==> job 7407 <==
==> flow/design.v <==
`timescale 1us / 1ps
module ARTAU(
    input radar_echo,
    input scan_for_target,
    input [31:0] jet_speed,
    input [31:0] max_safe_distance,
    input RST,
    input CLK,
    output reg radar_pulse_trigger,
    output reg [31:0] distance_to_target,
    output reg threat_detected,
    output reg [1:0] ARTAU_state
);
reg [31:0] distance1;   
reg [31:0] distance2;   
reg [11:0] elapsed_time;   
reg have_prev;          
parameter c0 = 300000000;   
parameter radar_pulse_duration = 300;   
parameter max_listen_time = 2000;   
parameter assess_timeout = 3000;   
wire [40:0] echo_product = c0 * elapsed_time;
wire [40:0] echo_distance = echo_product / 2000;
wire [11:0] elapsed_ms = elapsed_time / 1000;
wire [44:0] predicted_distance = distance2 + jet_speed * elapsed_ms;
always @(posedge CLK or posedge RST) begin
    if (RST) begin
        ARTAU_state <= 2'b00;   
        radar_pulse_trigger <= 0;
        distance_to_target <= 0;
        threat_detected <= 0;
        distance1 <= 0;
        elapsed_time <= 0;
        have_prev <= 0;
    end else begin
        case (ARTAU_state)
            2'b00:   
                if (scan_for_target) begin
                    radar_pulse_trigger <= 1;
                    ARTAU_state <= 2'b01;   
                end
            2'b01:   
                if (elapsed_time < radar_pulse_duration) begin
                    radar_pulse_trigger <= 1;
                    elapsed_time <= elapsed_time + 100;   
                end else begin
                    radar_pulse_trigger <= 0;
                    elapsed_time <= 0;
                    ARTAU_state <= 2'b10;   
                end
            2'b10:   
                if (elapsed_time < max_listen_time) begin
                    if (radar_echo) begin
                        distance1 <= distance2;
                        distance2 <= echo_distance[31:0];
                        elapsed_time <= 0;
                        if (have_prev) begin
                            ARTAU_state <= 2'b11;   
                        end else begin
                            have_prev <= 1;
                            radar_pulse_trigger <= 1;
                            ARTAU_state <= 2'b01;   
                        end
                    end else begin
                        elapsed_time <= elapsed_time + 100;
                    end
                end else begin
                    ARTAU_state <= 2'b00;
                    radar_pulse_trigger <= 0;
                    distance_to_target <= 0;
                    threat_detected <= 0;
                    elapsed_time <= 0;
                    have_prev <= 0;
                end
            2'b11:   
                if (elapsed_time < assess_timeout) begin
                    distance_to_target <= distance2;
                    threat_detected <= (predicted_distance < distance1) && distance2 < max_safe_distance;
                    if (scan_for_target) begin
                        radar_pulse_trigger <= 1;
                        elapsed_time <= 0;
                        ARTAU_state <= 2'b01;   
                    end else begin
                        elapsed_time <= elapsed_time + 100;
                    end
                end else begin
                    ARTAU_state <= 2'b00;
                    radar_pulse_trigger <= 0;
                    distance_to_target <= 0;
                    threat_detected <= 0;
                    elapsed_time <= 0;
                    have_prev <= 0;
                end
        endcase
    end
end
endmodule
module ECSU(
    input CLK,
    input RST,
    input thunderstorm,
    input [5:0] wind,
    input [1:0] visibility,
    input signed [7:0] temperature,
    output reg severe_weather,
    output reg emergency_landing_alert,
    output reg [1:0] ECSU_state
);
    parameter ALL_CLEAR = 2'b00;
    parameter CAUTION = 2'b01;
    parameter HIGH_ALERT = 2'b10;
    parameter EMERGENCY = 2'b11;
    reg [1:0] current_state, next_state;
    always @(posedge CLK or posedge RST) begin
        if (RST) begin
            current_state <= ALL_CLEAR;
        end else begin
            current_state <= next_state;
        end
    end
    always @(*) begin
        severe_weather = (current_state == HIGH_ALERT) || (current_state == EMERGENCY);
        emergency_landing_alert = (current_state == EMERGENCY);
        ECSU_state = current_state;
    end
    always @(*) begin
        next_state = current_state;
        case (current_state)
            ALL_CLEAR: begin
                if (wind >= 11 && wind <= 15)  
                    next_state = CAUTION;
                else if (visibility == 2'b01)  
                    next_state = CAUTION;
                else if (thunderstorm || wind > 15 || temperature > 35 || temperature < -35 || visibility == 2'b11) begin
                    next_state = HIGH_ALERT;
                end
            end
            CAUTION: begin
                if (wind <= 10 && visibility == 2'b00)  
                    next_state = ALL_CLEAR;
                else if (thunderstorm || wind > 15 || temperature > 35 || temperature < -35 || visibility == 2'b11) begin
                    next_state = HIGH_ALERT;
                end
            end
            HIGH_ALERT: begin
                if (temperature < -40 || temperature > 40 || wind > 20) begin
                    next_state = EMERGENCY;
                end else if (!thunderstorm && wind <= 10 && temperature >= -35 && temperature <= 35 && visibility != 2'b11) begin
                    next_state = CAUTION;
                end
            end
            EMERGENCY: begin
            end
        endcase
    end
endmodule
`timescale 1us / 1ps
module ICMS(
    input CLK,
    input RST,
    input radar_echo,
    input scan_for_target,
    input [31:0] jet_speed,
    input [31:0] max_safe_distance,
    input [5:0] wind,
    input thunderstorm,
    input [1:0] visibility,
    input signed [7:0] temperature,
    output radar_pulse_trigger,
    output [31:0] distance_to_target,
    output safe_to_engage,
    output threat_detected,
    output emergency_landing_alert,
    output [1:0] ECSU_state,  
    output [1:0] ARTAU_state
);
   wire severe_weather;
   ARTAU artau_inst (
       .radar_echo(radar_echo),
       .scan_for_target(scan_for_target),
       .jet_speed(jet_speed),
       .max_safe_distance(max_safe_distance),
       .RST(RST),
       .CLK(CLK),
       .radar_pulse_trigger(radar_pulse_trigger),
       .distance_to_target(distance_to_target),
       .threat_detected(threat_detected),
       .ARTAU_state(ARTAU_state)
   );
   ECSU ecsu_inst (
       .CLK(CLK),
       .RST(RST),
       .thunderstorm(thunderstorm),
       .wind(wind),
       .visibility(visibility),
       .temperature(temperature),
       .severe_weather(severe_weather),
       .emergency_landing_alert(emergency_landing_alert),
       .ECSU_state(ECSU_state)
   );
   assign safe_to_engage = (threat_detected) && (!severe_weather);
endmodule
==> flow/run.sh <==
#!/bin/bash
# the make line also repeats each setting of config.mk as NAME=value (left out here)
make -C /OpenROAD-flow-scripts/flow DESIGN_CONFIG=/design/flow/config.mk WORK_HOME=/design/flow/orfs CLKGATE_MAP_FILE= finish
==> flow/config.mk <==
export PLATFORM = sky130hd
export DESIGN_NAME = ICMS
export DESIGN_NICKNAME = ICMS
export VERILOG_FILES = /design/flow/design.v
export SDC_FILE = /design/flow/constraint.sdc
export NUM_CORES = 4
export LEC_CHECK = 0
export CAP_MARGIN = 15
export CELL_PAD_IN_SITES_DETAIL_PLACEMENT = 1
export CORE_MARGIN = 2
export CORE_UTILIZATION = 63
export HOLD_SLACK_MARGIN = 0.23
export MIN_ROUTING_LAYER = met2
export PLACE_DENSITY_LB_ADDON = 0.04
export SLEW_MARGIN = 20
==> flow/constraint.sdc <==
create_clock -name core_clock -period 18.0 [get_ports {CLK}]
set_input_delay 3.6000 -clock core_clock [delete_from_list [all_inputs] [get_ports {CLK}]]
set_output_delay 3.6000 -clock core_clock [all_outputs]
set_load 0.01 [all_outputs]
==> job 6331: changes against job 7407 <==
Settings changed: ABC_AREA set to 1, CAP_MARGIN 15 to 20, CELL_PAD_IN_SITES_DETAIL_PLACEMENT 1 to not set, CORE_UTILIZATION 63 to 72, CTS_CLUSTER_SIZE set to 70, HOLD_SLACK_MARGIN 0.23 to not set, MIN_ROUTING_LAYER met2 to not set, PLACE_DENSITY_LB_ADDON 0.04 to not set, SETUP_SLACK_MARGIN set to 3.0.
==> flow/constraint.sdc (replaced) <==
create_clock -name core_clock -period 11.9 [get_ports {CLK}]
set_input_delay 2.3800 -clock core_clock [delete_from_list [all_inputs] [get_ports {CLK}]]
set_output_delay 2.3800 -clock core_clock [all_outputs]
set_load 0.01 [all_outputs]
==> comparison <==
In job 6331 the synthesized cell count is higher than in job 7407, by 12%.
Of job 7407 and job 6331, job 7407 has the higher synthesized area (gap 4.2%, measured against job 6331).
Against job 7407, the die size of job 6331 is smaller by 16%.
Job 6331 stopped in 4_1_cts (DPL-0033). Job 7407 aborted during 3_5_place_dp.
==> figures <==
Run status: job 7407 did not finish; job 6331 did not finish
Failing step: job 7407 3_5_place_dp; job 6331 4_1_cts
Routability congestion estimate: job 7407 1.195; job 6331 1.003
Area share of the leading cell type in the synthesized netlist: job 7407 15.85%; job 6331 16.52%
Area fraction in compound gates: job 7407 29.83%; job 6331 10.55%
Die Wd: job 7407 202.0 um; job 6331 185.5 um
Floorplan row count: job 7407 72; job 6331 66
Cell count after synthesis: job 7407 3088; job 6331 3448
Cell with the most instances after synthesis: job 7407 sky130_fd_sc_hd__ha_1; job 6331 sky130_fd_sc_hd__nand2_1
Adder-cell share of the synthesized area: job 7407 22.17%; job 6331 23.02%
Yosys stat area: job 7407 24710 um^2; job 6331 23710 um^2
Area of the mapped netlist: job 7407 24710 um^2; job 6331 23710 um^2
Total cells reported by yosys after synthesis: job 7407 3088; job 6331 3448
Seq share, synth: job 7407 11.77%; job 6331 12.26%
Initial standard-cell utilization of the core: job 7407 63.93%; job 6331 73.06%
